==> nickel <==
Design pixel_generation, start of the top module:
module pixel_generation(
    input clk,                               
    input reset,                             
    input video_on,                          
    input [9:0] x, y,    
    input KEY_UP, KEY_DOWN, KEY_LEFT, KEY_RIGHT,
    output reg [11:0] rgb                    
    );
export LEC_CHECK = 0
export ABC_AREA = 1
export CAP_MARGIN = 15
export CORE_MARGIN = 7
export CORE_UTILIZATION = 72
export CTS_CLUSTER_DIAMETER = 398
export CTS_CLUSTER_SIZE = 72
export MAX_ROUTING_LAYER = met5
export MIN_ROUTING_LAYER = met1
export PLACE_DENSITY = 0.37
export SETUP_SLACK_MARGIN = -0.14
export SLEW_MARGIN = 40
export TNS_END_PERCENT = 100
create_clock -name core_clock -period 4.13 [get_ports {clk}]
run.sh (not shown) runs the stock make flow with config.mk's settings and CLKGATE_MAP_FILE=.
==> yarrow (differences from nickel) <==
Settings changed: ABC_AREA 1 to default, CAP_MARGIN 15 to 20, CORE_MARGIN 7 to 2, CORE_UTILIZATION 72 to 66, CTS_CLUSTER_DIAMETER 398 to default, CTS_CLUSTER_SIZE 72 to default, MAX_ROUTING_LAYER met5 to default, MIN_ROUTING_LAYER met1 to default, PLACE_DENSITY 0.37 to default, SETUP_SLACK_MARGIN -0.14 to default, SLEW_MARGIN 40 to 20, TNS_END_PERCENT 100 to default.
==> flow/constraint.sdc (replaced) <==
create_clock -name core_clock -period 8.18 [get_ports {clk}]
set_input_delay 1.6360 -clock core_clock [delete_from_list [all_inputs] [get_ports {clk}]]
set_output_delay 1.6360 -clock core_clock [all_outputs]
set_load 0.01 [all_outputs]
==> maple (differences from nickel) <==
Settings changed: ABC_AREA 1 to default, CAP_MARGIN 15 to 20, CORE_MARGIN 7 to 2, CORE_UTILIZATION 72 to 60, CTS_CLUSTER_DIAMETER 398 to default, CTS_CLUSTER_SIZE 72 to default, MAX_ROUTING_LAYER met5 to default, MIN_ROUTING_LAYER met1 to default, PLACE_DENSITY 0.37 to default, SETUP_SLACK_MARGIN -0.14 to default, SLEW_MARGIN 40 to 20, TNS_END_PERCENT 100 to default.
==> flow/constraint.sdc (replaced) <==
create_clock -name core_clock -period 5.0 [get_ports {clk}]
set_input_delay 1.0000 -clock core_clock [delete_from_list [all_inputs] [get_ports {clk}]]
set_output_delay 1.0000 -clock core_clock [all_outputs]
set_load 0.01 [all_outputs]
==> impl_metrics.tcl <==
# place-and-route summary
set metrics [dict create \
    top_cells_by_area "a21oi_1 (6.1%), ha_1 (5.9%), o21ai_0 (5.7%)" \
    run_status "complete, but fails checks" \
    violatedChecks "setup timing" \
    post_cts_resized 125 \
    setup_slack_ns -0.0532 \
    setup_viol_count_final 8 \
]
-- figures above: maple

==> impl_metrics.tcl <==
# metrics dict for downstream scripts
set metrics [dict create \
    post_cts_resized 152 \
    run_status "did not finish" \
    top_cells_by_area "nand2_1 (25%), nor2_1 (11%), nand3_1 (10%)" \
    firstError "[ERROR GRT-0116] Global routing finished with congestion. Check the congestion regions in the DRC Viewer." \
    post-cts-setup-buffer-count 6 \
    stopped_at "global routing (5_1_grt)" \
    numClockSinks 34 \
]
-- figures above: nickel

==> impl_metrics.tcl <==
# place-and-route summary
set metrics [dict create \
    setup_slack_ns 0.354 \
    run_status "timing/DRC/antenna clean" \
    top_cells_by_area "a21oi_1 (6.1%), ha_1 (5.9%), o21ai_0 (5.7%)" \
    post_cts_resized 0 \
    setup_viol_count_final 0 \
    met3_length_um 9460 \
]
-- figures above: yarrow


========
==> raven <==
pixel_generation again, from the RTL that the note above started with.
Settings: LEC_CHECK=0, CAP_MARGIN=15, CELL_PAD_IN_SITES_DETAIL_PLACEMENT=1, CELL_PAD_IN_SITES_GLOBAL_PLACEMENT=1, CORE_ASPECT_RATIO=0.91, CORE_MARGIN=2, CORE_UTILIZATION=40, CTS_CLUSTER_DIAMETER=270, CTS_CLUSTER_SIZE=68, HOLD_SLACK_MARGIN=-0.01, PLACE_DENSITY_LB_ADDON=0.13, SETUP_SLACK_MARGIN=-0.73, SLEW_MARGIN=20, TNS_END_PERCENT=55; clock period 9.57 ns.
==> cedar: changes against raven <==
==> flow/config.mk (replaced) <==
export PLATFORM = sky130hd
export DESIGN_NAME = pixel_generation
export DESIGN_NICKNAME = pixel_generation
export VERILOG_FILES = /design/flow/design.v
export SDC_FILE = /design/flow/constraint.sdc
export NUM_CORES = 4
export LEC_CHECK = 0
export CAP_MARGIN = 20
export CORE_MARGIN = 2
export CORE_UTILIZATION = 66
export CTS_CLUSTER_DIAMETER = 398
export CTS_CLUSTER_SIZE = 99
export SLEW_MARGIN = 20
==> flow/constraint.sdc (replaced) <==
create_clock -name core_clock -period 7.29 [get_ports {clk}]
set_input_delay 1.4580 -clock core_clock [delete_from_list [all_inputs] [get_ports {clk}]]
set_output_delay 1.4580 -clock core_clock [all_outputs]
set_load 0.01 [all_outputs]
==> delta: changes against raven <==
==> flow/config.mk (replaced) <==
export PLATFORM = sky130hd
export DESIGN_NAME = pixel_generation
export DESIGN_NICKNAME = pixel_generation
export VERILOG_FILES = /design/flow/design.v
export SDC_FILE = /design/flow/constraint.sdc
export NUM_CORES = 4
export LEC_CHECK = 0
export CAP_MARGIN = 20
export CORE_MARGIN = 2
export CORE_UTILIZATION = 29
export SLEW_MARGIN = 20
==> flow/constraint.sdc (replaced) <==
create_clock -name core_clock -period 14.6 [get_ports {clk}]
set_input_delay 2.9200 -clock core_clock [delete_from_list [all_inputs] [get_ports {clk}]]
set_output_delay 2.9200 -clock core_clock [all_outputs]
set_load 0.01 [all_outputs]
==> tundra: changes against raven <==
==> flow/config.mk (replaced) <==
export PLATFORM = sky130hd
export DESIGN_NAME = pixel_generation
export DESIGN_NICKNAME = pixel_generation
export VERILOG_FILES = /design/flow/design.v
export SDC_FILE = /design/flow/constraint.sdc
export NUM_CORES = 4
export LEC_CHECK = 0
export CAP_MARGIN = 20
export CORE_MARGIN = 2
export CORE_UTILIZATION = 50
export CTS_CLUSTER_SIZE = 23
export GPL_TIMING_DRIVEN = 1
export MAX_ROUTING_LAYER = met4
export SETUP_SLACK_MARGIN = 1.81
export SLEW_MARGIN = 20
==> flow/constraint.sdc (replaced) <==
create_clock -name core_clock -period 6.82 [get_ports {clk}]
set_input_delay 1.3640 -clock core_clock [delete_from_list [all_inputs] [get_ports {clk}]]
set_output_delay 1.3640 -clock core_clock [all_outputs]
set_load 0.01 [all_outputs]
==> reports/qor.csv <==
metric,value,unit
status,finished clean,
post-route cell area,0.0124,mm²
Fillers,4335,
Seq area share,6.96,%
"Buf+Inv Stages, Crit Path",2,
# the run above: delta

==> reports/qor.csv <==
metric,value,unit
status,finished clean,
post-route cell area,0.0123,mm²
largest net degree at the start of global routing,50,
startpoint of the most critical hold path,lives_rem[0],
Seq area share,7.02,%
# the run above: cedar

==> reports/qor.csv <==
metric,value,unit
post-route cell area,0.0139,mm²
DR top layer,met4,
Post-Syn Area,0.0117,mm²
status,finished clean,
simple share,32.7,%
Most common reg cell,dfrtp_1,
met1 WL,22200,µm
"Buf+Inv Stages, Crit Path",3,
Fillers,2045,
# the run above: tundra

==> reports/qor.csv <==
metric,value,unit
post-route cell area,0.0123,mm²
Clock Tree Buf Depth,2,
die x size,183,µm
DP Worst Slack,1050,ps
Fillers,3782,
Mean Syn Cell Area,6.56,µm²
status,finished clean,
final worst path period share,92.7,%
# the run above: raven

